### flow/config.mk
export PLATFORM = sky130hd
export DESIGN_NAME = aib_rx_bert
export DESIGN_NICKNAME = aib_rx_bert
export VERILOG_FILES = /design/flow/design.v
export SDC_FILE = /design/flow/constraint.sdc
export NUM_CORES = 4
export LEC_CHECK = 0
export CAP_MARGIN = 20
export CORE_MARGIN = 2
export CORE_UTILIZATION = 67
export CTS_CLUSTER_SIZE = 35
export SETUP_SLACK_MARGIN = -0.31
export SLEW_MARGIN = 20
### flow/constraint.sdc
create_clock -name core_clock -period 5.06 [get_ports {clk}]
set_input_delay 1.0120 -clock core_clock [delete_from_list [all_inputs] [get_ports {clk}]]
set_output_delay 1.0120 -clock core_clock [all_outputs]
set_load 0.01 [all_outputs]
### flow/design.v
module aib_bert_chk #(
parameter [0:0] BERT_BUF_MODE_EN = 1   
)
(
input            clk,                   
input            rstn,                  
input            rx_rst_pulse,          
input            rx_start_pulse,        
input            seed_in_en,            
input      [1:0] rx_sft_nb,             
input      [7:0]   rx_bert_data_in,     
input      [2:0]   rx_ptrn_sel,         
output reg [127:0] rx_bert_data_ff,     
output reg         rbert_running_ff,    
output reg [15:0]  rbert_biterr_cnt_ff  
);
localparam [1:0] NBIT1 = 2'b00;  
localparam [1:0] NBIT2 = 2'b01;  
localparam [1:0] NBIT4 = 2'b10;  
localparam [1:0] NBIT8 = 2'b11;  
localparam [2:0] PRBS7   = 3'b000;  
localparam [2:0] PRBS15  = 3'b001;  
localparam [2:0] PRBS23  = 3'b010;  
localparam [2:0] PRBS31  = 3'b011;  
localparam [2:0] PTRN127 = 3'b100;  
localparam [2:0] PTRN128 = 3'b101;  
integer i;  
reg  [127:0] lfsr_buf_ff;       
reg  [127:0] seed_data_in;      
reg  [127:0] lfsr_buf_next;     
reg  [  7:0] bit_err;           
reg  [  3:0] rxbert_inc_val;    
reg          co2_nc;            
wire [15:0] rbert_biterr_cnt_in;  
wire [15:0] rbert_biterr_nxt;     
wire        co1_cnt;              
wire [7:0] lfsr7_sft1;  
wire [7:0] lfsr7_sft2;  
wire [7:0] lfsr7_sft3;  
wire [7:0] lfsr7_sft4;  
wire [7:0] lfsr7_sft5;  
wire [7:0] lfsr7_sft6;  
wire [7:0] lfsr7_sft7;  
wire [7:0] lfsr7_sft8;  
wire [14:0] lfsr15_sft1;  
wire [14:0] lfsr15_sft2;  
wire [14:0] lfsr15_sft3;  
wire [14:0] lfsr15_sft4;  
wire [14:0] lfsr15_sft5;  
wire [14:0] lfsr15_sft6;  
wire [14:0] lfsr15_sft7;  
wire [14:0] lfsr15_sft8;  
wire [22:0] lfsr23_sft1;  
wire [22:0] lfsr23_sft2;  
wire [22:0] lfsr23_sft3;  
wire [22:0] lfsr23_sft4;  
wire [22:0] lfsr23_sft5;  
wire [22:0] lfsr23_sft6;  
wire [22:0] lfsr23_sft7;  
wire [22:0] lfsr23_sft8;  
wire [30:0] lfsr31_sft1;  
wire [30:0] lfsr31_sft2;  
wire [30:0] lfsr31_sft3;  
wire [30:0] lfsr31_sft4;  
wire [30:0] lfsr31_sft5;  
wire [30:0] lfsr31_sft6;  
wire [30:0] lfsr31_sft7;  
wire [30:0] lfsr31_sft8;  
always @(posedge clk or negedge rstn)
  begin: rbert_running_register
    if(!rstn)  
      begin
        rbert_running_ff <= 1'h0;
      end
    else if(rx_rst_pulse)
      begin
        rbert_running_ff <= 1'h0;
      end
    else if(rx_start_pulse)
      begin
        rbert_running_ff <= 1'b1;
      end
  end  
always @(*)
  begin: seed_data_in_logic
    case(rx_sft_nb[1:0])
      NBIT1:  
        begin
          seed_data_in[127:0] = {rx_bert_data_in[0],
                                 lfsr_buf_ff[127:1]};
        end
      NBIT2:  
        begin
          seed_data_in[127:0] = {rx_bert_data_in[1:0],
                                 lfsr_buf_ff[127:2]};
        end
      NBIT4:  
        begin
          seed_data_in[127:0] = {rx_bert_data_in[3:0],
                                 lfsr_buf_ff[127:4]};
        end
      NBIT8:  
        begin
          seed_data_in[127:0] = {rx_bert_data_in[7:0],
                                 lfsr_buf_ff[127:8]};
        end
    endcase
  end  
assign lfsr7_sft1[7:0] = {(lfsr_buf_ff[121] ^ lfsr_buf_ff[122]),
                           lfsr_buf_ff[127:121]};
assign lfsr7_sft2[7:0] = {(lfsr7_sft1[1] ^ lfsr7_sft1[2]),lfsr7_sft1[7:1]};
assign lfsr7_sft3[7:0] = {(lfsr7_sft2[1] ^ lfsr7_sft2[2]),lfsr7_sft2[7:1]};
assign lfsr7_sft4[7:0] = {(lfsr7_sft3[1] ^ lfsr7_sft3[2]),lfsr7_sft3[7:1]};
assign lfsr7_sft5[7:0] = {(lfsr7_sft4[1] ^ lfsr7_sft4[2]),lfsr7_sft4[7:1]};
assign lfsr7_sft6[7:0] = {(lfsr7_sft5[1] ^ lfsr7_sft5[2]),lfsr7_sft5[7:1]};
assign lfsr7_sft7[7:0] = {(lfsr7_sft6[1] ^ lfsr7_sft6[2]),lfsr7_sft6[7:1]};
assign lfsr7_sft8[7:0] = {(lfsr7_sft7[1] ^ lfsr7_sft7[2]),lfsr7_sft7[7:1]};
assign lfsr15_sft1[14:0] = {(lfsr_buf_ff[113] ^ lfsr_buf_ff[114]),
                             lfsr_buf_ff[127:114]};
assign lfsr15_sft2[14:0] = {(lfsr15_sft1[0] ^ lfsr15_sft1[1]),lfsr15_sft1[14:1]};
assign lfsr15_sft3[14:0] = {(lfsr15_sft2[0] ^ lfsr15_sft2[1]),lfsr15_sft2[14:1]};
assign lfsr15_sft4[14:0] = {(lfsr15_sft3[0] ^ lfsr15_sft3[1]),lfsr15_sft3[14:1]};
assign lfsr15_sft5[14:0] = {(lfsr15_sft4[0] ^ lfsr15_sft4[1]),lfsr15_sft4[14:1]};
assign lfsr15_sft6[14:0] = {(lfsr15_sft5[0] ^ lfsr15_sft5[1]),lfsr15_sft5[14:1]};
assign lfsr15_sft7[14:0] = {(lfsr15_sft6[0] ^ lfsr15_sft6[1]),lfsr15_sft6[14:1]};
assign lfsr15_sft8[14:0] = {(lfsr15_sft7[0] ^ lfsr15_sft7[1]),lfsr15_sft7[14:1]};
assign lfsr23_sft1[22:0] = {(lfsr_buf_ff[105] ^ lfsr_buf_ff[110]),
                             lfsr_buf_ff[127:106]};
assign lfsr23_sft2[22:0] = {(lfsr23_sft1[0] ^ lfsr23_sft1[5]),lfsr23_sft1[22:1]};
assign lfsr23_sft3[22:0] = {(lfsr23_sft2[0] ^ lfsr23_sft2[5]),lfsr23_sft2[22:1]};
assign lfsr23_sft4[22:0] = {(lfsr23_sft3[0] ^ lfsr23_sft3[5]),lfsr23_sft3[22:1]};
assign lfsr23_sft5[22:0] = {(lfsr23_sft4[0] ^ lfsr23_sft4[5]),lfsr23_sft4[22:1]};
assign lfsr23_sft6[22:0] = {(lfsr23_sft5[0] ^ lfsr23_sft5[5]),lfsr23_sft5[22:1]};
assign lfsr23_sft7[22:0] = {(lfsr23_sft6[0] ^ lfsr23_sft6[5]),lfsr23_sft6[22:1]};
assign lfsr23_sft8[22:0] = {(lfsr23_sft7[0] ^ lfsr23_sft7[5]),lfsr23_sft7[22:1]};
assign lfsr31_sft1[30:0] = {(lfsr_buf_ff[97] ^ lfsr_buf_ff[100]),
                             lfsr_buf_ff[127:98]};
assign lfsr31_sft2[30:0] = {(lfsr31_sft1[0] ^ lfsr31_sft1[3]),lfsr31_sft1[30:1]};
assign lfsr31_sft3[30:0] = {(lfsr31_sft2[0] ^ lfsr31_sft2[3]),lfsr31_sft2[30:1]};
assign lfsr31_sft4[30:0] = {(lfsr31_sft3[0] ^ lfsr31_sft3[3]),lfsr31_sft3[30:1]};
assign lfsr31_sft5[30:0] = {(lfsr31_sft4[0] ^ lfsr31_sft4[3]),lfsr31_sft4[30:1]};
assign lfsr31_sft6[30:0] = {(lfsr31_sft5[0] ^ lfsr31_sft5[3]),lfsr31_sft5[30:1]};
assign lfsr31_sft7[30:0] = {(lfsr31_sft6[0] ^ lfsr31_sft6[3]),lfsr31_sft6[30:1]};
assign lfsr31_sft8[30:0] = {(lfsr31_sft7[0] ^ lfsr31_sft7[3]),lfsr31_sft7[30:1]};
always @(*)
  begin: lfsr_buf_next_logic
    lfsr_buf_next[127:0] = lfsr_buf_ff[127:0];
    case(rx_ptrn_sel[2:0])
      PRBS7:  
        begin
          case(rx_sft_nb[1:0])
            NBIT1:  
              begin
                lfsr_buf_next[127:120] = lfsr7_sft1[7:0];
              end
            NBIT2:  
              begin
                lfsr_buf_next[127:120] = lfsr7_sft2[7:0];
              end
            NBIT4:  
              begin
                lfsr_buf_next[127:120] = lfsr7_sft4[7:0];
              end
            NBIT8:  
              begin
                lfsr_buf_next[127:120] = lfsr7_sft8[7:0];
              end
          endcase
        end
      PRBS15:  
        begin
          case(rx_sft_nb[1:0])
            NBIT1:  
              begin
                lfsr_buf_next[127:113] = lfsr15_sft1[14:0];
              end
            NBIT2:  
              begin
                lfsr_buf_next[127:113] = lfsr15_sft2[14:0];
              end
            NBIT4:  
              begin
                lfsr_buf_next[127:113] = lfsr15_sft4[14:0];
              end
            NBIT8:  
              begin
                lfsr_buf_next[127:113] = lfsr15_sft8[14:0];
              end
          endcase
        end
      PRBS23:  
        begin
          case(rx_sft_nb[1:0])
            NBIT1:  
              begin
                lfsr_buf_next[127:105] = lfsr23_sft1[22:0];
              end
            NBIT2:  
              begin
                lfsr_buf_next[127:105] = lfsr23_sft2[22:0];
              end
            NBIT4:  
              begin
                lfsr_buf_next[127:105] = lfsr23_sft4[22:0];
              end
            NBIT8:  
              begin
                lfsr_buf_next[127:105] = lfsr23_sft8[22:0];
              end
          endcase
        end 
      PRBS31:   
        begin
          case(rx_sft_nb[1:0])
            NBIT1:  
              begin
                lfsr_buf_next[127:97] = lfsr31_sft1[30:0];
              end
            NBIT2:  
              begin
                lfsr_buf_next[127:97] = lfsr31_sft2[30:0];
              end
            NBIT4:  
              begin
                lfsr_buf_next[127:97] = lfsr31_sft4[30:0];
              end
            NBIT8:  
              begin
                lfsr_buf_next[127:97] = lfsr31_sft8[30:0];
              end
          endcase
        end
      PTRN127:  
        begin
          case(rx_sft_nb[1:0])
            NBIT1:  
              begin
                lfsr_buf_next[127:1] = { lfsr_buf_ff[1],
                                         lfsr_buf_ff[127:2]  };
              end
            NBIT2:  
              begin
                lfsr_buf_next[127:1] = { lfsr_buf_ff[2:1],
                                         lfsr_buf_ff[127:3] };
              end
            NBIT4:  
              begin
                lfsr_buf_next[127:1] = { lfsr_buf_ff[4:1],
                                         lfsr_buf_ff[127:5] };
              end
            NBIT8:  
              begin
                lfsr_buf_next[127:1] = { lfsr_buf_ff[8:1],
                                         lfsr_buf_ff[127:9] };
              end
          endcase
        end
      PTRN128:  
        begin
          case(rx_sft_nb[1:0])
            NBIT1:  
              begin
                lfsr_buf_next[127:0] = { lfsr_buf_ff[0],
                                         lfsr_buf_ff[127:1]  };
              end
            NBIT2:  
              begin
                lfsr_buf_next[127:0] = { lfsr_buf_ff[1:0],
                                         lfsr_buf_ff[127:2] };
              end
            NBIT4:  
              begin
                lfsr_buf_next[127:0] = { lfsr_buf_ff[3:0],
                                         lfsr_buf_ff[127:4] };
              end
            NBIT8:  
              begin
                lfsr_buf_next[127:0] = { lfsr_buf_ff[7:0],
                                         lfsr_buf_ff[127:8] };
              end
          endcase
        end
      default:  
        begin
          lfsr_buf_next[127:0] = lfsr_buf_ff[127:0];
        end
    endcase
  end  
always @(posedge clk or negedge rstn)
  begin: lfsr_buf_register
    if(!rstn)  
      begin
        lfsr_buf_ff[127:0] <= 128'h0000_0000_0000_0000_0000_0000_0000_0000;
      end
    else if(rx_rst_pulse)
      begin
        lfsr_buf_ff[127:0] <= 128'h0000_0000_0000_0000_0000_0000_0000_0000;
      end
    else if(rbert_running_ff  | rx_start_pulse)
      begin
        lfsr_buf_ff[127:0] <= lfsr_buf_next[127:0] &
                              {31'h7fff_ffff,{97{BERT_BUF_MODE_EN}}};
      end
    else if(seed_in_en)
      begin
        lfsr_buf_ff[127:0] <= seed_data_in[127:0] &
                              {31'h7fff_ffff,{97{BERT_BUF_MODE_EN}}};
      end
  end  
always @(posedge clk or negedge rstn)
  begin: rx_bert_data_register
    if(!rstn)  
      begin
        rx_bert_data_ff[127:0] <= 128'h0000_0000_0000_0000_0000_0000_0000_0000;
      end
    else if(rx_rst_pulse)
      begin
        rx_bert_data_ff[127:0] <= 128'h0000_0000_0000_0000_0000_0000_0000_0000;
      end
    else if(rbert_running_ff  | rx_start_pulse)
      begin
        rx_bert_data_ff[127:0] <= seed_data_in[127:0];
      end
  end  
always @(*)
  begin: bit_err_logic
    bit_err[7:0]     = 8'b00;
    case(rx_sft_nb[1:0])
      NBIT1:  
        begin
          if(rbert_running_ff)
            bit_err[0] = lfsr_buf_ff[127] ^ rx_bert_data_ff[127];
        end
      NBIT2:  
        begin
          if(rbert_running_ff)
            bit_err[1:0] = lfsr_buf_ff[127:126] ^ rx_bert_data_ff[127:126];
        end
      NBIT4:  
        begin
          if(rbert_running_ff)
            bit_err[3:0] = lfsr_buf_ff[127:124] ^ rx_bert_data_ff[127:124];
        end
      NBIT8:  
        begin
          if(rbert_running_ff)
            bit_err[7:0] = lfsr_buf_ff[127:120] ^ rx_bert_data_ff[127:120];
        end
    endcase
  end  
always @(*)
  begin: rxbert_inc_val_logic
    rxbert_inc_val[3:0] = 4'h0;
    for(i=0;i<8;i=i+1)
      begin
        rxbert_inc_val[3:0] = rxbert_inc_val[3:0] + {3'h0,bit_err[i]};
      end
  end  
assign {co1_cnt,rbert_biterr_nxt[15:0]}  = rbert_biterr_cnt_ff[15:0] +
                                          {12'h0,rxbert_inc_val[3:0]};
assign rbert_biterr_cnt_in[15:0] = co1_cnt ? 16'hffff : rbert_biterr_nxt[15:0];
always @(posedge clk or negedge rstn)
  begin: rbert_biterr_cnt_register
    if(!rstn)  
      begin
        rbert_biterr_cnt_ff[15:0] <= {16{1'b0}};
      end
    else if(rx_rst_pulse)
      begin
        rbert_biterr_cnt_ff[15:0] <= {16{1'b0}};
      end
    else if(rbert_running_ff)
      begin
        rbert_biterr_cnt_ff[15:0] <= rbert_biterr_cnt_in[15:0];
      end
  end  
endmodule  
module aib_rx_bert #(
parameter [0:0] BERT_BUF_MODE_EN = 1   
)
(
input         clk,               
input         rstn,              
input [  3:0] rx_rst_pulse,      
input [  3:0] rx_start_pulse,    
input [  3:0] seed_in_en,        
input [  5:0] chk3_lane_sel_ff,  
input [  5:0] chk2_lane_sel_ff,  
input [  5:0] chk1_lane_sel_ff,  
input [  5:0] chk0_lane_sel_ff,  
input [  2:0] chk3_ptrn_sel_ff,  
input [  2:0] chk2_ptrn_sel_ff,  
input [  2:0] chk1_ptrn_sel_ff,  
input [  2:0] chk0_ptrn_sel_ff,  
input [319:0] rx_bert_data_i,    
input         sdr_mode,          
input   [1:0] r_fifo_mode,       
input         m_gen2_mode,       
output reg [ 48:0] rbert_bit_cnt_ff,  
output     [ 15:0] biterr_cnt_chk3,   
output     [ 15:0] biterr_cnt_chk2,   
output     [ 15:0] biterr_cnt_chk1,   
output     [ 15:0] biterr_cnt_chk0,   
output     [127:0] rx_bert3_data,     
output     [127:0] rx_bert2_data,     
output     [127:0] rx_bert1_data,     
output     [127:0] rx_bert0_data,     
output     [  3:0] rbert_running_ff   
);
localparam   FIFO_1X   = 2'b00;        
localparam   FIFO_2X   = 2'b01;        
localparam   FIFO_4X   = 2'b10;        
localparam [1:0] NBIT1 = 2'b00;  
localparam [1:0] NBIT2 = 2'b01;  
localparam [1:0] NBIT4 = 2'b10;  
localparam [1:0] NBIT8 = 2'b11;  
integer i;  
reg [39:0][7:0] rx_bert_lanes;    
reg [ 1:0] rx_sft_nb;             
reg [ 7:0] rx_bert_data_chk0_ff;   
reg [ 7:0] rx_bert_data_chk1_ff;   
reg [ 7:0] rx_bert_data_chk2_ff;   
reg [ 7:0] rx_bert_data_chk3_ff;   
reg [48:0] rbert_bit_cnt_in;
reg        co1_nc;
wire [7:0] rx_bert_data_chk0;    
wire [7:0] rx_bert_data_chk1;    
wire [7:0] rx_bert_data_chk2;    
wire [7:0] rx_bert_data_chk3;    
always @(*)
  begin: rx_sft_nb_logic
    case(r_fifo_mode)
      FIFO_1X:  
        begin
          if(sdr_mode)
            rx_sft_nb[1:0] = 2'b00;  
          else
            rx_sft_nb[1:0] = 2'b01;  
        end
      FIFO_2X:  
        begin
          if(sdr_mode)
            rx_sft_nb[1:0] = 2'b01;  
          else
            rx_sft_nb[1:0] = 2'b10;  
        end
      FIFO_4X:  
        begin
          if(sdr_mode)
            rx_sft_nb[1:0] = 2'b10;  
          else
            rx_sft_nb[1:0] = 2'b11;  
        end
      default:  
        begin
          if(sdr_mode)
            rx_sft_nb[1:0] = 2'b00;  
          else
            rx_sft_nb[1:0] = 2'b01;  
        end
    endcase
  end  
always @(*)
  begin: rx_bert_lanes_logic
    if(m_gen2_mode)  
      begin: rx_bert_lanes_gen2
        for(i=0;i<40;i=i+1)
          begin
            rx_bert_lanes[i] = { rx_bert_data_i[(2*i)+241],
                                 rx_bert_data_i[(2*i)+240],
                                 rx_bert_data_i[(2*i)+161],
                                 rx_bert_data_i[(2*i)+160],
                                 rx_bert_data_i[(2*i)+81],
                                 rx_bert_data_i[(2*i)+80],
                                 rx_bert_data_i[(2*i)+1],
                                 rx_bert_data_i[2*i] };
          end
      end  
    else  
      begin: rx_bert_lanes_gen1
        for(i=0;i<20;i=i+1)
          begin
            if(sdr_mode)  
              begin
                rx_bert_lanes[i] = { rx_bert_data_i[(2*i)+241],  
                                     rx_bert_data_i[(2*i)+240],  
                                     rx_bert_data_i[(2*i)+161],  
                                     rx_bert_data_i[(2*i)+160],  
                                     rx_bert_data_i[(2*i)+81],   
                                     rx_bert_data_i[(2*i)+80],   
                                     rx_bert_data_i[(2*i)+40],
                                     rx_bert_data_i[2*i] };
              end  
            else  
              begin
                rx_bert_lanes[i] = { rx_bert_data_i[(2*i)+241],  
                                     rx_bert_data_i[(2*i)+240],  
                                     rx_bert_data_i[(2*i)+161],  
                                     rx_bert_data_i[(2*i)+160],  
                                     rx_bert_data_i[(2*i)+41],
                                     rx_bert_data_i[(2*i)+40],
                                     rx_bert_data_i[(2*i)+1],
                                     rx_bert_data_i[2*i] };
              end  
          end
        for(i=20;i<40;i=i+1)
          begin
            rx_bert_lanes[i] = { rx_bert_data_i[(2*i)+241],  
                                 rx_bert_data_i[(2*i)+240],  
                                 rx_bert_data_i[(2*i)+161],  
                                 rx_bert_data_i[(2*i)+160],  
                                 rx_bert_data_i[(2*i)+81],   
                                 rx_bert_data_i[(2*i)+80],   
                                 rx_bert_data_i[(2*i)+1],    
                                 rx_bert_data_i[2*i] };      
          end
      end  
  end  
assign rx_bert_data_chk0[7:0] = (chk0_lane_sel_ff[5:0] < 6'd40)      ?
                                 rx_bert_lanes[chk0_lane_sel_ff[5:0] ] :
                                 8'h00;
assign rx_bert_data_chk1[7:0] = (chk1_lane_sel_ff[5:0] < 6'd40)      ?
                                 rx_bert_lanes[chk1_lane_sel_ff[5:0]] :
                                 8'h00;
assign rx_bert_data_chk2[7:0] = (chk2_lane_sel_ff[5:0] < 6'd40)      ?
                                 rx_bert_lanes[chk2_lane_sel_ff[5:0]] :
                                 8'h00;
assign rx_bert_data_chk3[7:0] = (chk3_lane_sel_ff[5:0] < 6'd40)      ?
                                 rx_bert_lanes[chk3_lane_sel_ff[5:0]] :
                                 8'h00;
always @(posedge clk or negedge rstn)
  begin: rx_bert_data_register
    if(!rstn)
      begin
        rx_bert_data_chk0_ff[7:0] <= 8'h0;
        rx_bert_data_chk1_ff[7:0] <= 8'h0;
        rx_bert_data_chk2_ff[7:0] <= 8'h0;
        rx_bert_data_chk3_ff[7:0] <= 8'h0;
      end
    else
      begin
        rx_bert_data_chk0_ff[7:0] <= rx_bert_data_chk0[7:0];
        rx_bert_data_chk1_ff[7:0] <= rx_bert_data_chk1[7:0];
        rx_bert_data_chk2_ff[7:0] <= rx_bert_data_chk2[7:0];
        rx_bert_data_chk3_ff[7:0] <= rx_bert_data_chk3[7:0];
      end
  end  
always @(*)
  begin: rbert_bit_cnt_in_logic
    case(rx_sft_nb[1:0])
      NBIT1:  
        begin
          {co1_nc,rbert_bit_cnt_in[48:0]} = rbert_bit_cnt_ff[48:0] + 49'd1;
        end
      NBIT2:  
        begin
          {co1_nc,rbert_bit_cnt_in[48:0]} = rbert_bit_cnt_ff[48:0] + 49'd2;
        end
      NBIT4:  
        begin
          {co1_nc,rbert_bit_cnt_in[48:0]} = rbert_bit_cnt_ff[48:0] + 49'd4;
        end
      NBIT8:  
        begin
          {co1_nc,rbert_bit_cnt_in[48:0]} = rbert_bit_cnt_ff[48:0] + 49'd8;
        end
    endcase
  end  
always @(posedge clk or negedge rstn)
  begin: rbert_bit_cnt_register
    if(!rstn)  
      begin
        rbert_bit_cnt_ff[48:0] <= {49{1'b0}};
      end
    else if(rx_rst_pulse[3:0] != 4'h0)
      begin
        rbert_bit_cnt_ff[48:0] <= {49{1'b0}};
      end
    else if(rbert_running_ff[3:0] != 4'h0)
      begin
        rbert_bit_cnt_ff[48:0] <= rbert_bit_cnt_in[48:0];
      end
  end  
aib_bert_chk #(.BERT_BUF_MODE_EN (BERT_BUF_MODE_EN))
aib_bert_chk0(
.clk             (clk),            
.rstn            (rstn),           
.rx_rst_pulse    (rx_rst_pulse[0]),   
.rx_start_pulse  (rx_start_pulse[0]), 
.seed_in_en      (seed_in_en[0]),     
.rx_sft_nb       (rx_sft_nb[1:0]), 
.rx_bert_data_in (rx_bert_data_chk0_ff[7:0]),  
.rx_ptrn_sel     (chk0_ptrn_sel_ff[2:0]),      
.rx_bert_data_ff     (rx_bert0_data[127:0]), 
.rbert_running_ff    (rbert_running_ff[0]),     
.rbert_biterr_cnt_ff (biterr_cnt_chk0[15:0])
);
aib_bert_chk #(.BERT_BUF_MODE_EN (BERT_BUF_MODE_EN))
aib_bert_chk1(
.clk             (clk),            
.rstn            (rstn),           
.rx_rst_pulse    (rx_rst_pulse[1]),   
.rx_start_pulse  (rx_start_pulse[1]), 
.seed_in_en      (seed_in_en[1]),     
.rx_sft_nb       (rx_sft_nb[1:0]), 
.rx_bert_data_in (rx_bert_data_chk1_ff[7:0]),  
.rx_ptrn_sel     (chk1_ptrn_sel_ff[2:0]),      
.rx_bert_data_ff     (rx_bert1_data[127:0]), 
.rbert_running_ff    (rbert_running_ff[1]),     
.rbert_biterr_cnt_ff (biterr_cnt_chk1[15:0])
);
aib_bert_chk #(.BERT_BUF_MODE_EN (BERT_BUF_MODE_EN))
aib_bert_chk2(
.clk             (clk),            
.rstn            (rstn),           
.rx_rst_pulse    (rx_rst_pulse[2]),   
.rx_start_pulse  (rx_start_pulse[2]), 
.seed_in_en      (seed_in_en[2]),     
.rx_sft_nb       (rx_sft_nb[1:0]), 
.rx_bert_data_in (rx_bert_data_chk2_ff[7:0]),  
.rx_ptrn_sel     (chk2_ptrn_sel_ff[2:0]),      
.rx_bert_data_ff     (rx_bert2_data[127:0]), 
.rbert_running_ff    (rbert_running_ff[2]),     
.rbert_biterr_cnt_ff (biterr_cnt_chk2[15:0])
);
aib_bert_chk #(.BERT_BUF_MODE_EN (BERT_BUF_MODE_EN))
aib_bert_chk3(
.clk             (clk),            
.rstn            (rstn),           
.rx_rst_pulse    (rx_rst_pulse[3]),   
.rx_start_pulse  (rx_start_pulse[3]), 
.seed_in_en      (seed_in_en[3]),     
.rx_sft_nb       (rx_sft_nb[1:0]), 
.rx_bert_data_in (rx_bert_data_chk3_ff[7:0]),  
.rx_ptrn_sel     (chk3_ptrn_sel_ff[2:0]),      
.rx_bert_data_ff     (rx_bert3_data[127:0]), 
.rbert_running_ff    (rbert_running_ff[3]),     
.rbert_biterr_cnt_ff (biterr_cnt_chk3[15:0])
);
endmodule  
### flow/run.sh
#!/bin/bash
# the make line also repeats each setting of config.mk as NAME=value (left out here)
make -C /OpenROAD-flow-scripts/flow DESIGN_CONFIG=/design/flow/config.mk WORK_HOME=/design/flow/orfs CLKGATE_MAP_FILE= finish
==> Slide: Implementation Results, run 1 <==
Synthesis and Place & Route Summary

Outcome
  – Status: finished with violations
  – Fail Reasons: negative setup slack

Route
  – WL final: 332,000 µm
  – DR pass1 iterations: 9
  – WL/cell: 33.4 µm
  – Post-DRT Antenna Nets: 0
  – Vias per inst: 7.72
  – Total number of vias: 76,800
  – DRT iter0 DRCs: 13,000
  – Drt drc: 0

Die
  – Chip area: approximately 0.12 mm²
  – Die Span X: 346 µm
  – Die Y: 346 µm
  – Core Area: 0.116 mm²
  – Row count: 125
  – # IOs: 1,003
  – Pre-Place Util: 67.4%

Final timing
  – Final Max Tran Viols: 0
  – Worst slew margin: ~15%
  – Final hold violations: 0
  – Fmax: 0.185 GHz
  – Setup_tns: -14.96 ns
  – # setup viols final: 67
  – Max Clock Skew: 0.0367 ns
  – RSZ-0062 raised after global routing: true
  – PnR worst setup slack: -0.341 ns
  – Period utilization: 107%
  – Worst-Margin Slew: 1.27 ns
  – Min Clock Period, post-route: between 5 and 6 ns

Cells and area
  – Finished Cell Area: around 0.096 mm²
  – Fill cell count: 6,449
  – Nets@finish: 8,646
  – Fin cells: 9,952
  – P&R area growth vs syn: 22.2%

Global route
  – Global Route Usage Sum: 52.6%
  – Overflow after GRT: 0
  – Initial antenna violation count: roughly 110
  – Largest net degree at the start of global routing: between 200 and 250
  – Global-route wire length before repair: 481,000 µm
  – Vias in the first global route: 73,500

Yosys
  – Yosys cell count: 7,503
  – Syn Inst Count: around 7,500
  – Ys async rst share: 100%
  – Mux area share: 29.1%
  – Syn Nets: 7,931
  – Aoi share: between 10% and 20%
  – Synthesized cell area: 0.0782 mm²
  – Top-area cell share: 37.5%
  – Mapped Avg Cell Area: 10.4 µm²
  – Sequential area share after synthesis: between 30% and 40%
  – Synthesis warning total: 2
  – Logic family by area: multiplexers
  – Post-synth top area cell: dfrtp_1
  – Yosys xor share: under 10%
  – Yosys chip area: around 0.078 mm²
  – Dominant flop cell: dfrtp_1
  – Yosys simple share: under 10%
  – Post-synth top cells: dfrtp_1, mux2_2, nand2_1
  – Distinct lib cells: 97
  – Cell area leaders: dfrtp_1, mux2_2, mux4_2
  – Number of enable flip-flop cells: 0
  – Yosys adder share: 1.07%
  – Yosys reg bits: 1,173
  – Count leader, synth: dfrtp_1

CTS
  – Clock slew at reported path FFs: around 0.070 ns
  – Max H-tree Level: 3
  – Clock Tree Root: clkbuf_16
  – Sinks on the clock net: 1,173
  – CTS buffer count: approximately 120
  – CTS tree: done
  – CTS Buffer Depth: 3
  – Hold buffer count at CTS: 0
  – Late-Pin Clk Latency: 0.78 ns

Setup path
  – Critical path's most frequent cell: inv_2
  – Worst setup path end: aib_bert_chk2.rbert_biterr_cnt_ff[8]
  – CP peak stage delay: slightly above 0.5 ns
  – WP data required: 5.71 ns
  – Worst R2R End: aib_bert_chk1.rbert_biterr_cnt_ff[11]
  – CP Launch Type: primary input
  – CP Capture Type: flip-flop
  – CP Buf/Inv Count: 8
  – Largest delay contributor family on the critical path: adder cells
  – Slowest-stage cell, CP: fa_1
  – Worst R2R Path Depth: 19
  – Setup Crit Path Kind: primary input to flip-flop
  – R2r startpoint: aib_bert_chk1.lfsr_buf_ff[126]
  – CP startpoint: r_fifo_mode[1]
  – Crit Path Max Fanout: 8
  – Cell breakdown of the critical path: buf_12 -> inv_12 -> ha_4 -> nor3b_2 -> buf_4 -> o21ai_4 -> buf_4 -> nor2_1 -> o21a_1 -> ha_1 -> inv_2 -> fa_1 -> inv_2 -> fa_1 -> fa_2 -> inv_2 -> fa_1 -> fa_2 -> inv_2 -> a21oi_2 -> o21bai_4 -> or3b_4 -> and2_4 -> a311oi_2
  – Critical Path AT: 6.05 ns
  – Crit path depth: 24
  – Setup slack, reg-to-reg: -0.07 ns

Power
  – P_comb: 10.3 mW
  – LEAKAGE: around 40 nW
  – Top power group: sequential cells
  – Worst VDD drop: 0.000331 V
  – Sequential share of power: 38.5%
  – Power Density: 341 mW/mm²
  – Clock share of power: 29.8%
  – Internal power: approximately 21 mW
  – Combinational Power Share: a little under a third
  – Net load switching power: approximately 12 mW
  – Tot Pwr: 32.6 mW
  – Clock Power: 9.70 mW
  – P_seq: ~13 mW
  – Net Sw Frac: 35.8%

Placement
  – Post-DP HPWL: 217,000 µm
  – Dpl ws: -1.67 ns
  – Placed cell count: approximately 9,600
  – Gpl congestion: 1.02
  – Placed cell areas: roughly 0.09 mm²
  – Port Buffers: 1,002

Hold path
  – Worst hold-check path type: primary input to asynchronous set/reset pin

Job
  – Tool warnings: 82
  – Number of max-cap violations: 0
metal layers:
metal / wire length, µm / track usage (%) / up-vias
met5: 614 / 0.160 / -
met4: 37900 / 43.0 / 34
met3: 47900 / 18.6 / 2319
met2: 141000 / 78.0 / 7195
met1: 104000 / 61.8 / 37100
li1: - / - / 30200
cell type report:
class | instances | area [µm²] | area share [%]
Antenna cell | 106 | 265 | 0.277
Clock buffer | 160 | 3350 | 3.51
Clock inverter | 66 | 922 | 0.965
Inverter | 86 | 345 | 0.361
Multi-Input combinational cell | 5445 | 46100 | 48.2
Sequential cell | 1173 | 29400 | 30.7
Tap cell | 1524 | 1910 | 1.99
Timing Repair Buffer | 1392 | 13300 | 13.9
what timing repair did:
item,in CTS,in global routing
buffers inserted,35,43
resized,70,72
endpoints found under the setup margin,65,65
pin swaps,49,37
cloned,1,3
stage by stage:
stage / hold slack, ns / util (%)
2_1_floorplan: 0.507 / -
3_3_place_gp: 0.449 / 77.6
3_5_place_dp: 0.455 / 77.6
4_1_cts: 0.345 / 81.7
5_1_grt: 0.362 / 82.3
6_report: 0.320 / 82.4
==> run 2: changes to the inputs <==
CORE_UTILIZATION = 65   (was 67)
CTS_CLUSTER_DIAMETER = 276   (was not set)
CTS_CLUSTER_SIZE = not set   (was 35)
MAX_ROUTING_LAYER = met4   (was not set)
SETUP_SLACK_MARGIN = -0.28   (was -0.31)
clock period = 4.16 ns   (was 5.06 ns; I/O delays follow)
==> Slide: Implementation Results, run 2 <==
Synthesis and Place & Route Summary

Outcome
  – Status: finished with violations (unchanged)
  – Fail Reasons: negative setup slack (unchanged)

Power
  – P_seq: 15.3 mW (was 12.6 mW)
  – Worst VDD drop: 0.000437 V (was 0.000331 V)
  – Net load switching power: 14.1 mW (was 11.7 mW)
  – Sequential share of power: 38.2% (was 38.5%)
  – P_comb: 12.8 mW (was 10.3 mW)
  – Internal power: 25.9 mW (was 20.9 mW)
  – Combinational Power Share: 31.9% (was 31.7%)
  – Top power group: sequential cells (unchanged)
  – Net Sw Frac: 35.3% (was 35.8%)
  – Clock Power: 12.0 mW (was 9.70 mW)
  – Clock share of power: 30.0% (was 29.8%)
  – LEAKAGE: 40.7 nW (was 39.8 nW)
  – Power Density: 411 mW/mm² (was 341 mW/mm²)

Die
  – Die Span X: 351 µm (was 346 µm)
  – Chip area: 0.123 mm² (was 0.119 mm²)
  – Core Area: 0.120 mm² (was 0.116 mm²)
  – # IOs: 1,003 (unchanged)
  – Pre-Place Util: 65.4% (was 67.4%)
  – Row count: 127 (was 125)
  – Die Y: 351 µm (was 346 µm)

CTS
  – Hold buffer count at CTS: 0 (unchanged)
  – CTS tree: done (unchanged)
  – Clock slew at reported path FFs: 0.06 ns (was 0.07 ns)
  – Clock Tree Root: clkbuf_16 (unchanged)
  – CTS buffer count: 121 (was 120)
  – Late-Pin Clk Latency: 0.78 ns (about the same)
  – CTS Buffer Depth: 3 (unchanged)
  – Max H-tree Level: 3 (unchanged)
  – Sinks on the clock net: 1,173 (unchanged)

Hold path
  – Worst hold-check path type: primary input to asynchronous set/reset pin (unchanged)

Cells and area
  – Fill cell count: 6,759 (was 6,449)
  – Fin cells: 10,200 (was 9,952)
  – Nets@finish: 8,807 (was 8,646)
  – P&R area growth vs syn: 24.5% (was 22.2%)
  – Register area: 0.0294 mm² (unchanged)
  – MI comb area: 0.0462 mm² (was 0.0461 mm²)
  – Layout Utilization: 81.4% (was 82.4%)

Job
  – Tool warnings: 56 (was 82)
  – Number of max-cap violations: 0 (unchanged)

Yosys
  – Synthesized cell area: 0.0782 mm² (unchanged)
  – Ys async rst share: 100% (unchanged)
  – Syn Nets: 7,931 (unchanged)
  – Yosys adder share: 1.07% (unchanged)
  – Aoi share: 16.4% (unchanged)
  – Cell area leaders: dfrtp_1, mux2_2, mux4_2 (unchanged)
  – Yosys chip area: 0.0782 mm² (unchanged)
  – Sequential area share after synthesis: 37.5% (unchanged)
  – Yosys simple share: 9.10% (unchanged)
  – Yosys cell count: 7,503 (unchanged)
  – Mapped Avg Cell Area: 10.4 µm² (unchanged)
  – Syn Inst Count: 7,503 (unchanged)
  – Mux area share: 29.1% (unchanged)
  – Count leader, synth: dfrtp_1 (unchanged)
  – Dominant flop cell: dfrtp_1 (unchanged)
  – Yosys xor share: 2.18% (unchanged)
  – Distinct lib cells: 97 (unchanged)
  – Post-synth top area cell: dfrtp_1 (unchanged)
  – Post-synth top cells: dfrtp_1, mux2_2, nand2_1 (unchanged)
  – Yosys reg bits: 1,173 (unchanged)
  – Number of enable flip-flop cells: 0 (unchanged)
  – Top-area cell share: 37.5% (unchanged)
  – Synthesis warning total: 2 (unchanged)
  – Logic family by area: multiplexers (unchanged)

Route
  – DR pass1 iterations: 13 (was 9)
  – WL final: 332,000 µm (about the same)
  – WL/cell: 32.5 µm (was 33.4 µm)
  – DRT iter0 DRCs: 11,700 (was 13,000)
  – Drt drc: 0 (unchanged)
  – Total number of vias: 76,900 (was 76,800)
  – Vias per inst: 7.52 (was 7.72)
  – Post-DRT Antenna Nets: 0 (unchanged)

Setup path
  – Crit Path Max Fanout: 8 (unchanged)
  – R2r startpoint: aib_bert_chk1.rx_bert_data_ff[126] (was aib_bert_chk1.lfsr_buf_ff[126])
  – CP startpoint: r_fifo_mode[0] (was r_fifo_mode[1])
  – Worst setup path end: aib_bert_chk1.rbert_biterr_cnt_ff[0] (was aib_bert_chk2.rbert_biterr_cnt_ff[8])
  – Critical Path AT: 5.91 ns (was 6.05 ns)
  – WP data required: 4.83 ns (was 5.71 ns)
  – Slowest-stage cell, CP: or4b_4 (was fa_1)
  – Worst R2R End: aib_bert_chk1.rbert_biterr_cnt_ff[0] (was aib_bert_chk1.rbert_biterr_cnt_ff[11])
  – Worst R2R Path Depth: 19 (unchanged)
  – Setup slack, reg-to-reg: -0.94 ns (was -0.07 ns)
  – Largest delay contributor family on the critical path: adder cells (unchanged)
  – Setup Crit Path Kind: primary input to flip-flop (unchanged)
  – CP Launch Type: primary input (unchanged)
  – CP Capture Type: flip-flop (unchanged)
  – CP peak stage delay: 0.56 ns (was 0.51 ns)
  – CP Buf/Inv Count: 8 (unchanged)
  – Crit path depth: 25 (was 24)

Placement
  – Gpl congestion: 1.03 (was 1.02)
  – Placed cell count: 9,831 (was 9,568)
  – Port Buffers: 1,002 (unchanged)
  – Post-DP HPWL: 223,000 µm (was 217,000 µm)

Global route
  – Overflow after GRT: 0 (unchanged)
  – Global Route Usage Sum: 53.2% (was 52.6%)
  – Vias in the first global route: 73,700 (was 73,500)
  – Global-route wire length before repair: 481,000 µm (about the same)
  – Largest net degree at the start of global routing: 264 (was 233)
  – Initial antenna violation count: 112 (was 106)

Final timing
  – PnR worst setup slack: -1.09 ns (was -0.341 ns)
  – Worst slew margin: 13.5% (was 15.2%)
  – Final Max Tran Viols: 0 (unchanged)
  – RSZ-0062 raised after global routing: true (unchanged)
  – Worst-Margin Slew: 1.30 ns (was 1.27 ns)
  – Fmax: ~0.19 GHz
  – Period utilization: 126% (was 107%)
  – Final hold violations: 0 (unchanged)
  – Min Clock Period, post-route: 5.25 ns
  – Max Clock Skew: 0.0342 ns (was 0.0367 ns)
  – Setup_tns: -89.84 ns (was -14.96 ns)
  – # setup viols final: 185 (was 67)
  – WHS: 0.208 ns (was 0.320 ns)
run 2: routing by layer:
layer  global-route usage, %  vias to the layer above  wire [µm]
met5                       -                        -          0
met4                    43.3                        0      37900
met3                    17.6                     2262      44800
met2                    76.1                     6888     143000
met1                    61.0                    37100     106000
li1                        -                    30600          -
run 2: layout make-up:
type	count	area share, %
tap	1612	2.07
sequential	1173	30.2
timing repair buffer	1555	15.2
clock buffer	164	3.45
inverter	86	0.350
clock inverter	60	0.992
antenna	127	0.326
multi-input combinational	5442	47.5
run 2: through the flow:
stage,worst slack (ns),power (mW),cell area (µm²)
CTS,-1.03,39.3,96600
finish,-1.09,40.0,97300
global route,-1.24,41.1,97300
detailed placement,-2.37,27.2,91700
floorplan,-1.91,21.5,78800
global placement,-2.30,26.8,91700
run 2: repair_timing:
item | CTS | global route
cloned | 2 | 0
setup endpoints to repair | 463 | 155
pin swaps | 73 | 49
setup buffers | 29 | 12
resized | 107 | 63
==> run 3: changes to the inputs <==
CTS_CLUSTER_DIAMETER = 376   (was 276)
MAX_ROUTING_LAYER = not set   (was met4)
PLACE_DENSITY = 0.43   (was not set)
SETUP_SLACK_MARGIN = not set   (was -0.28)
TNS_END_PERCENT = 5   (was not set)
clock period = 7.85 ns   (was 4.16 ns; I/O delays follow)
==> Slide: Implementation Results, run 3 <==
Synthesis and Place & Route Summary

Final timing
  – Period utilization: 91.7% (was 126%)
  – PnR worst setup slack: 0.653 ns (was -1.09 ns)
  – Max Clock Skew: 0.0282 ns (was 0.0342 ns)
  – Fmax: 0.139 GHz
  – Worst slew margin: 21.2% (was 13.5%)
  – Worst-Margin Slew: 1.15 ns (was 1.30 ns)
  – Final hold violations: 0 (unchanged)
  – RSZ-0062 raised after global routing: false (was true)
  – Min Clock Period, post-route: 7.20 ns
  – # setup viols final: 0 (was 185)
  – WHS: 0.461 ns (was 0.208 ns)
  – Final Max Tran Viols: 0 (unchanged)
  – Setup_tns: 0 ns (was -89.84 ns)

Setup path
  – CP Buf/Inv Count: 7 (was 8)
  – Setup Crit Path Kind: primary input to flip-flop (unchanged)
  – Crit Path Max Fanout: 19 (was 8)
  – Slowest-stage cell, CP: fa_1 (was or4b_4)
  – Worst setup path end: aib_bert_chk3.rbert_biterr_cnt_ff[14] (was aib_bert_chk1.rbert_biterr_cnt_ff[0])
  – Setup slack, reg-to-reg: 1.88 ns (was -0.94 ns)
  – Worst R2R End: aib_bert_chk2.rbert_biterr_cnt_ff[8] (was aib_bert_chk1.rbert_biterr_cnt_ff[0])
  – Critical path's most frequent cell: fa_1
  – CP Capture Type: flip-flop (unchanged)
  – CP peak stage delay: 0.52 ns (was 0.56 ns)
  – R2r startpoint: aib_bert_chk2.lfsr_buf_ff[126] (was aib_bert_chk1.rx_bert_data_ff[126])
  – Largest delay contributor family on the critical path: adder cells (unchanged)
  – Worst R2R Path Depth: 19 (unchanged)
  – Critical Path AT: 7.85 ns (was 5.91 ns)
  – Crit path depth: 25 (unchanged)
  – CP startpoint: r_fifo_mode[0] (unchanged)
  – CP Launch Type: primary input (unchanged)
  – WP data required: 8.50 ns (was 4.83 ns)

Yosys
  – Synthesis warning total: 2 (unchanged)
  – Count leader, synth: dfrtp_1 (unchanged)
  – Yosys cell count: 7,503 (unchanged)
  – Mapped Avg Cell Area: 10.4 µm² (unchanged)
  – Yosys adder share: 1.07% (unchanged)
  – Yosys reg bits: 1,173 (unchanged)
  – Yosys xor share: 2.18% (unchanged)
  – Sequential area share after synthesis: 37.5% (unchanged)
  – Mux area share: 29.1% (unchanged)
  – Aoi share: 16.4% (unchanged)
  – Distinct lib cells: 97 (unchanged)
  – Dominant flop cell: dfrtp_1 (unchanged)
  – Syn Inst Count: 7,503 (unchanged)
  – Logic family by area: multiplexers (unchanged)
  – Syn Nets: 7,931 (unchanged)
  – Number of enable flip-flop cells: 0 (unchanged)
  – Top-area cell share: 37.5% (unchanged)
  – Synthesized cell area: 0.0782 mm² (unchanged)
  – Yosys chip area: 0.0782 mm² (unchanged)
  – Cell area leaders: dfrtp_1, mux2_2, mux4_2 (unchanged)
  – Ys async rst share: 100% (unchanged)
  – Yosys simple share: 9.10% (unchanged)
  – Post-synth top area cell: dfrtp_1 (unchanged)
  – Post-synth top cells: dfrtp_1, mux2_2, nand2_1 (unchanged)

Power
  – Top power group: sequential cells (unchanged)
  – LEAKAGE: 38.5 nW (was 40.7 nW)
  – Tot Pwr: 20.7 mW (was 40.0 mW)
  – Net Sw Frac: 34.6% (was 35.3%)
  – P_comb: 6.17 mW (was 12.8 mW)
  – Internal power: 13.6 mW (was 25.9 mW)
  – Clock Power: 6.48 mW (was 12.0 mW)
  – Net load switching power: 7.17 mW (was 14.1 mW)
  – Combinational Power Share: 29.7% (was 31.9%)
  – Power Density: 223 mW/mm² (was 411 mW/mm²)
  – Sequential share of power: 39.0% (was 38.2%)
  – Worst VDD drop: 0.000237 V (was 0.000437 V)
  – P_seq: 8.09 mW (was 15.3 mW)
  – Clock share of power: 31.2% (was 30.0%)

Die
  – Chip area: 0.123 mm² (unchanged)
  – Die Y: 351 µm (unchanged)
  – Pre-Place Util: 65.4% (unchanged)
  – Core Area: 0.120 mm² (unchanged)
  – Row count: 127 (unchanged)
  – # IOs: 1,003 (unchanged)
  – Die Span X: 351 µm (unchanged)

CTS
  – CTS tree: done (unchanged)
  – CTS buffer count: 130 (was 121)
  – Late-Pin Clk Latency: 0.81 ns (was 0.78 ns)
  – Max H-tree Level: 4 (was 3)
  – Post-cts gate resize count: 0 (was 107)
  – Clock Tree Root: clkbuf_16 (unchanged)
  – Clock slew at reported path FFs: 0.06 ns (about the same)
  – Sinks on the clock net: 1,173 (unchanged)
  – Hold buffer count at CTS: 0 (unchanged)
  – CTS Buffer Depth: 3 (unchanged)
  – Setup bufs post-CTS: 0 (was 29)

Placement
  – Port Buffers: 1,002 (unchanged)
  – Placed cell count: 9,467 (was 9,831)
  – Dpl ws: -0.0857 ns (was -2.37 ns)
  – Gpl congestion: 1.04 (was 1.03)
  – Post-DP HPWL: 211,000 µm (was 223,000 µm)

Cells and area
  – Fill cell count: 7,712 (was 6,759)
  – Nets@finish: 8,417 (was 8,807)
  – MI comb area: 0.0453 mm² (was 0.0462 mm²)
  – P&R area growth vs syn: 19.0% (was 24.5%)
  – Fin cells: 9,789 (was 10,200)
  – Register area: 0.0294 mm² (unchanged)

Global route
  – Global Route Usage Sum: 48.2% (was 53.2%)
  – Overflow after GRT: 0 (unchanged)
  – Initial antenna violation count: 99 (was 112)
  – Global-route wire length before repair: 449,000 µm (was 481,000 µm)
  – Largest net degree at the start of global routing: 206 (was 264)
  – Vias in the first global route: 69,100 (was 73,700)

Hold path
  – Worst hold-check path type: flip-flop to flip-flop (was primary input to asynchronous set/reset pin)
  – Hold Startpoint: aib_bert_chk0.rx_bert_data_ff[15]
  – WHS Path Cells: 2
  – Worst Hold End: aib_bert_chk0.rx_bert_data_ff[15]

Job
  – Tool warnings: 78 (was 56)
  – Number of max-cap violations: 0 (unchanged)

Route
  – Post-DRT Antenna Nets: 0 (unchanged)
  – DRT iter0 DRCs: 11,100 (was 11,700)
  – WL/cell: 30.9 µm (was 32.5 µm)
  – Drt drc: 0 (unchanged)
  – Vias per inst: 7.38 (was 7.52)
  – DR pass1 iterations: 10 (was 13)
  – Total number of vias: 72,300 (was 76,900)
  – WL final: 303,000 µm (was 332,000 µm)

Outcome
  – Status: timing/DRC/antenna clean (was finished with violations)
-- run 3: area by class of cell --
class                   count  area share (%)
repair buffers           1157            12.2
clock buffers             171            3.88
inverters                  86           0.347
well taps                1612            2.17
diodes                     93           0.250
multi-input cells        5441            48.7
flip-flops and latches   1173            31.5
clock inverters            56           0.940
-- run 3: stage by stage --
stage                     instance area [µm²]  utilization (%)
after floorplan                         78200                -
after global placement                  88300             73.8
after detailed placement                88300             73.8
after CTS                               92800             77.5
after global routing                    93000             77.8
final                                   93100             77.8
-- run 3: metal layers --
metal / routed length, µm / global-route usage [%] / part of all wire (%)
met4: 31600 / 40.3 / 10
met2: 134000 / 71.3 / 44
met3: 35600 / 13.1 / 12
met5: 195 / 0.746 / 0.064
met1: 102000 / 58.9 / 34
==> run 4: changes to the inputs <==
CORE_UTILIZATION = 72   (was 65)
CTS_CLUSTER_DIAMETER = 276   (was 376)
CTS_CLUSTER_SIZE = 35   (was not set)
MAX_ROUTING_LAYER = met4   (was not set)
PLACE_DENSITY = not set   (was 0.43)
SETUP_SLACK_MARGIN = -0.28   (was not set)
TNS_END_PERCENT = not set   (was 5)
clock period = 5.09 ns   (was 7.85 ns; I/O delays follow)
==> Slide: Implementation Results, run 4 <==
Run Summary

Outcome
  – Status: stopped before the end (was timing/DRC/antenna clean)
  – Stop stage: 5_1_grt

Placement
  – Port Buffers: 1,002 (unchanged)
  – Placed cell areas: 0.0901 mm² (was 0.0883 mm²)
  – Gpl congestion: 1.12 (was 1.04)
  – Post-DP HPWL: 231,000 µm (was 211,000 µm)

Die
  – Die Y: 334 µm (was 351 µm)
  – Pre-Place Util: 72.8% (was 65.4%)
  – # IOs: 1,003 (unchanged)
  – Chip area: 0.111 mm² (was 0.123 mm²)
  – Die Span X: 334 µm (was 351 µm)
  – Core Area: 0.107 mm² (was 0.120 mm²)
  – Row count: 120 (was 127)

Yosys
  – Synthesized cell area: 0.0782 mm² (unchanged)
  – Ys async rst share: 100% (unchanged)
  – Distinct lib cells: 97 (unchanged)
  – Logic family by area: multiplexers (unchanged)
  – Yosys reg bits: 1,173 (unchanged)
  – Yosys cell count: 7,503 (unchanged)
  – Yosys chip area: 0.0782 mm² (unchanged)
  – Count leader, synth: dfrtp_1 (unchanged)
  – Cell area leaders: dfrtp_1, mux2_2, mux4_2 (unchanged)
  – Syn Inst Count: 7,503 (unchanged)
  – Dominant flop cell: dfrtp_1 (unchanged)
  – Mapped Avg Cell Area: 10.4 µm² (unchanged)
  – Yosys adder share: 1.07% (unchanged)
  – Post-synth top area cell: dfrtp_1 (unchanged)
  – Yosys xor share: 2.18% (unchanged)
  – Post-synth top cells: dfrtp_1, mux2_2, nand2_1 (unchanged)
  – Aoi share: 16.4% (unchanged)
  – Number of enable flip-flop cells: 0 (unchanged)
  – Synthesis warning total: 2 (unchanged)
  – Yosys simple share: 9.10% (unchanged)
  – Syn Nets: 7,931 (unchanged)
  – Mux area share: 29.1% (unchanged)
  – Sequential area share after synthesis: 37.5% (unchanged)
  – Top-area cell share: 37.5% (unchanged)

CTS
  – CTS Buffer Depth: 3 (unchanged)
  – Max H-tree Level: 2 (was 4)
  – CTS buffer count: 39 (was 130)
  – Sinks on the clock net: 1,173 (unchanged)
  – Clock Tree Root: clkbuf_16 (unchanged)
==> run 4: what timing repair did <==
item	4_1_cts
hold buffers	0
gates cloned	1
gates resized	38
setup buffers	10
setup endpoints to repair	111
pin swaps	27
==> run 4: per-stage QoR <==
stage	setup WS [ns]	cells	setup TNS, ns	power [mW]	hold WS (ns)
2_1_floorplan	-1.16	7503	-57.34	17.6	0.507
3_3_place_gp	-1.51	9460	-393.29	21.6	0.449
3_5_place_dp	-1.63	9460	-525.78	22.1	0.456
4_1_cts	-0.325	9509	-13.94	26.6	0.326
==> run 5: changes to the inputs <==
CORE_UTILIZATION = 40   (was 72)
CTS_CLUSTER_DIAMETER = not set   (was 276)
CTS_CLUSTER_SIZE = not set   (was 35)
GPL_TIMING_DRIVEN = 0   (was not set)
MAX_ROUTING_LAYER = not set   (was met4)
SETUP_SLACK_MARGIN = not set   (was -0.28)
TNS_END_PERCENT = 25   (was not set)
clock period = 4.85 ns   (was 5.09 ns; I/O delays follow)
==> Slide: Implementation Results, run 5 <==
Synthesis and Place & Route Summary

Yosys
  – Cell area leaders: dfrtp_1, mux2_2, mux4_2 (unchanged)
  – Mapped Avg Cell Area: 10.4 µm² (unchanged)
  – Yosys chip area: 0.0782 mm² (unchanged)
  – Syn Inst Count: 7,503 (unchanged)
  – Post-synth top area cell: dfrtp_1 (unchanged)
  – Yosys xor share: 2.18% (unchanged)
  – Yosys reg bits: 1,173 (unchanged)
  – Yosys simple share: 9.10% (unchanged)
  – Count leader, synth: dfrtp_1 (unchanged)
  – Logic family by area: multiplexers (unchanged)
  – Yosys adder share: 1.07% (unchanged)
  – Distinct lib cells: 97 (unchanged)
  – Dominant flop cell: dfrtp_1 (unchanged)
  – Mux area share: 29.1% (unchanged)
  – Top-area cell share: 37.5% (unchanged)
  – Post-synth top cells: dfrtp_1, mux2_2, nand2_1 (unchanged)
  – Aoi share: 16.4% (unchanged)
  – Number of enable flip-flop cells: 0 (unchanged)
  – Ys async rst share: 100% (unchanged)
  – Sequential area share after synthesis: 37.5% (unchanged)
  – Synthesized cell area: 0.0782 mm² (unchanged)
  – Synthesis warning total: 2 (unchanged)
  – Yosys cell count: 7,503 (unchanged)
  – Syn Nets: 7,931 (unchanged)

Power
  – Net Sw Frac: a little over a third
  – Internal power: roughly 23 mW
  – P_comb: 11.3 mW
  – Top power group: sequential cells
  – Clock share of power: 32.5%
  – Power Density: 360 mW/mm²
  – Combinational Power Share: between 30% and 40%
  – Clock Power: 11.6 mW
  – Tot Pwr: 35.7 mW
  – Worst VDD drop: between 0.0004 and 0.0005 V
  – LEAKAGE: 40.6 nW
  – Sequential share of power: 35.9%
  – Net load switching power: 12.7 mW
  – P_seq: 12.8 mW

Setup path
  – CP Launch Type: primary input
  – Critical Path AT: about 6.6 ns
  – Crit Path Max Fanout: 7
  – WP data required: 5.59 ns
  – Worst R2R Path Depth: 22
  – Slowest-stage cell, CP: fa_1
  – CP Buf/Inv Count: 13
  – CP Capture Type: flip-flop
  – Worst setup path end: aib_bert_chk3.rbert_biterr_cnt_ff[6]
  – CP startpoint: r_fifo_mode[1]
  – R2r startpoint: aib_bert_chk1.lfsr_buf_ff[127]
  – Setup Crit Path Kind: primary input to flip-flop
  – CP peak stage delay: 0.51 ns
  – Worst R2R End: aib_bert_chk1.rbert_biterr_cnt_ff[3]
  – Setup slack, reg-to-reg: -0.84 ns
  – Crit path depth: 32
  – Largest delay contributor family on the critical path: adder cells
  – Critical path's most frequent cell: buf_12

Route
  – Vias per inst: 6.50
  – Post-DRT Antenna Nets: 0
  – DR pass1 iterations: 8
  – WL final: 384,000 µm
  – Total number of vias: roughly 74,000
  – WL/cell: approximately 34 µm
  – Drt drc: 0
  – DRT iter0 DRCs: 8,183

Job
  – Number of max-cap violations: 0
  – Tool warnings: 68

Cells and area
  – P&R area growth vs syn: 26.6%
  – Nets@finish: 9,158
  – Finished Cell Area: between 0.09 and 0.1 mm²

CTS
  – CTS buffer count: 139 (was 39)
  – CTS Buffer Depth: 3 (unchanged)
  – Late-Pin Clk Latency: 0.84 ns
  – Max H-tree Level: 4 (was 2)
  – Clock Tree Root: clkbuf_16 (unchanged)
  – Hold buffer count at CTS: 0 (unchanged)
  – CTS tree: done
  – Sinks on the clock net: 1,173 (unchanged)
  – Clock slew at reported path FFs: 0.06 ns

Global route
  – Global Route Usage Sum: between 30% and 40%
  – Initial antenna violation count: ~76
  – Largest net degree at the start of global routing: about 140
  – GR Util met3: under 10%
  – Met1 GRT Util: 45.6%
  – Met2 capacity usage during global routing: 58.8%
  – Vias in the first global route: 72,300
  – Most Crowded Layer GR: met2
  – Overflow after GRT: 0
  – Global-route wire length before repair: 539,000 µm

Final timing
  – RSZ-0062 raised after global routing: true
  – Worst-Margin Slew: ~1.3 ns
  – Final hold violations: 0
  – Min Clock Period, post-route: 5.85 ns
  – Setup_tns: -46.62 ns
  – # setup viols final: about 64
  – PnR worst setup slack: -0.995 ns
  – Fmax: 0.171 GHz
  – Final Max Tran Viols: 0
  – WHS: 0.0549 ns
  – Period utilization: 121%
  – Max Clock Skew: 0.0451 ns
  – Worst slew margin: roughly an eighth

Placement
  – Post-DP HPWL: 297,000 µm (was 231,000 µm)
  – Dpl ws: -3.94 ns (was -1.63 ns)
  – Placed cell areas: 0.0919 mm² (was 0.0901 mm²)
  – Gpl congestion: 1.01 (was 1.12)
  – Port Buffers: 982 (was 1,002)

Hold path
  – Worst hold-check path type: primary input to asynchronous set/reset pin

Die
  – # IOs: 1,003 (unchanged)
  – Core Area: 0.195 mm² (was 0.107 mm²)
  – Die Span X: 446 µm (was 334 µm)
  – Row count: 162 (was 120)
  – Die Y: 446 µm (was 334 µm)
  – Chip area: 0.199 mm² (was 0.111 mm²)
  – Pre-Place Util: 40.2% (was 72.8%)

Outcome
  – Fail Reasons: negative setup slack
  – Status: finished with violations (was stopped before the end)
==> run 5: cell type report <==
class                      instances  area (µm²)
buffer                           792        3910
antenna                           61         153
clock inverter                    75        1140
timing repair buffer            1097       11000
clock buffer                     182        3910
inverter                          86         343
sequential                      1173       29400
tap                             2542        3180
multi-input combinational       5441       45900
fill                           17600       95600
==> run 5: stage by stage <==
step                utilization [%]  instances
finish                         50.9      11400
global route                   50.9      11400
CTS                            50.3      11300
detailed placement             47.3      11000
global placement               47.1      11000
floorplan                         -       7503
==> run 5: layer usage <==
| layer | share of wire, % | up-vias |
|---|---|---|
| met4 | 8.3 | 14 |
| met5 | 0.024 | - |
| met3 | 8.6 | 1128 |
| met2 | 46 | 4627 |
| met1 | 37 | 37500 |
| li1 | - | 31200 |
==> run 5: what timing repair did <==
item                       in CTS  in global routing
setup buffers                  53                 51
pin swaps                      31                 39
resized                       144                107
setup endpoints to repair      71                 64
cloned                          0                  3
==> run 6: changes to the inputs <==
CAP_MARGIN = 0   (was 20)
CELL_PAD_IN_SITES_DETAIL_PLACEMENT = 2   (was not set)
CORE_ASPECT_RATIO = 0.98   (was not set)
CORE_MARGIN = 6   (was 2)
CORE_UTILIZATION = 71   (was 40)
CTS_CLUSTER_DIAMETER = 380   (was not set)
CTS_CLUSTER_SIZE = 41   (was not set)
GPL_ROUTABILITY_DRIVEN = 0   (was not set)
GPL_TIMING_DRIVEN = 1   (was 0)
HOLD_SLACK_MARGIN = 0.21   (was not set)
MAX_ROUTING_LAYER = met4   (was not set)
MIN_ROUTING_LAYER = met2   (was not set)
PLACE_DENSITY_LB_ADDON = 0.16   (was not set)
SETUP_SLACK_MARGIN = -0.2   (was not set)
SLEW_MARGIN = 25   (was 20)
TNS_END_PERCENT = 55   (was 25)
clock period = 7.5 ns   (was 4.85 ns; I/O delays follow)
==> Slide: Implementation Results, run 6 <==
Run Summary

Yosys
  – Aoi share: 16.4% (unchanged)
  – Distinct lib cells: 97 (unchanged)
  – Mapped Avg Cell Area: 10.4 µm² (unchanged)
  – Mux area share: 29.1% (unchanged)
  – Synthesis warning total: 2 (unchanged)
  – Count leader, synth: dfrtp_1 (unchanged)
  – Top-area cell share: 37.5% (unchanged)
  – Yosys reg bits: 1,173 (unchanged)
  – Cell area leaders: dfrtp_1, mux2_2, mux4_2 (unchanged)
  – Post-synth top cells: dfrtp_1, mux2_2, nand2_1 (unchanged)
  – Post-synth top area cell: dfrtp_1 (unchanged)
  – Yosys chip area: 0.0782 mm² (unchanged)
  – Logic family by area: multiplexers (unchanged)
  – Syn Inst Count: 7,503 (unchanged)
  – Yosys cell count: 7,503 (unchanged)
  – Syn Nets: 7,931 (unchanged)
  – Number of enable flip-flop cells: 0 (unchanged)
  – Yosys xor share: 2.18% (unchanged)
  – Yosys simple share: 9.10% (unchanged)
  – Synthesized cell area: 0.0782 mm² (unchanged)
  – Ys async rst share: 100% (unchanged)
  – Dominant flop cell: dfrtp_1 (unchanged)
  – Sequential area share after synthesis: 37.5% (unchanged)
  – Yosys adder share: 1.07% (unchanged)

Die
  – # IOs: 1,003 (unchanged)
  – Chip area: 0.118 mm² (was 0.199 mm²)
  – Die Y: 341 µm (was 446 µm)
  – Pre-Place Util: 72.2% (was 40.2%)
  – Die Span X: 347 µm (was 446 µm)
  – Core Area: 0.108 mm² (was 0.195 mm²)
  – Row count: 119 (was 162)

Outcome
  – Stop stage: 3_5_place_dp
  – Status: stopped before the end (was finished with violations)
  – Error: Error: detail_place.tcl, 38 bad optional access

Placement
  – Port Buffers: 1,002 (was 982)
==> run 6: through the flow <==
step / worst slack [ns] / area [µm²] / cells / TNS (ns) / total power [mW]
global placement: -0.0869 / 88300 / 9325 / -0.958 / 14.5
floorplan: -0.189 / 78200 / 7503 / -0.796 / 11.9
==> run 7: changes to the inputs <==
MAX_ROUTING_LAYER = met5   (was met4)
MIN_ROUTING_LAYER = met1   (was met2)
SLEW_MARGIN = 0   (was 25)
==> Slide: Implementation Results, run 7 <==
Run Summary

Yosys
  – Post-synth top cells: dfrtp_1, mux2_2, nand2_1 (unchanged)
  – Ys async rst share: 100% (unchanged)
  – Yosys adder share: 1.07% (unchanged)
  – Aoi share: 16.4% (unchanged)
  – Synthesized cell area: 0.0782 mm² (unchanged)
  – Top-area cell share: 37.5% (unchanged)
  – Sequential area share after synthesis: 37.5% (unchanged)
  – Synthesis warning total: 2 (unchanged)
  – Yosys cell count: 7,503 (unchanged)
  – Distinct lib cells: 97 (unchanged)
  – Yosys xor share: 2.18% (unchanged)
  – Logic family by area: multiplexers (unchanged)
  – Cell area leaders: dfrtp_1, mux2_2, mux4_2 (unchanged)
  – Syn Inst Count: 7,503 (unchanged)
  – Yosys reg bits: 1,173 (unchanged)
  – Mapped Avg Cell Area: 10.4 µm² (unchanged)
  – Post-synth top area cell: dfrtp_1 (unchanged)
  – Yosys chip area: 0.0782 mm² (unchanged)
  – Dominant flop cell: dfrtp_1 (unchanged)
  – Count leader, synth: dfrtp_1 (unchanged)
  – Yosys simple share: 9.10% (unchanged)
  – Number of enable flip-flop cells: 0 (unchanged)
  – Mux area share: 29.1% (unchanged)
  – Syn Nets: 7,931 (unchanged)

Die
  – Pre-Place Util: 72.2% (unchanged)
  – Core Area: 0.108 mm² (unchanged)
  – Die Y: 341 µm (unchanged)
  – Chip area: 0.118 mm² (unchanged)
  – Die Span X: 347 µm (unchanged)
  – Row count: 119 (unchanged)
  – # IOs: 1,003 (unchanged)

Placement
  – Port Buffers: 1,002 (unchanged)

Outcome
  – Status: stopped before the end (unchanged)
  – Error: Error: detail_place.tcl, 38 bad optional access (unchanged)
  – Stop stage: 3_5_place_dp (unchanged)
[run 7: stage by stage]
| step | setup WS [ns] | cell area, µm² | setup TNS (ns) | instances | power (mW) |
|---|---|---|---|---|---|
| floorplan | -0.189 | 78200 | -0.796 | 7503 | 11.9 |
| global placement | -0.0869 | 88300 | -0.958 | 9325 | 14.5 |
Power is estimated from default activity; no workload was simulated.
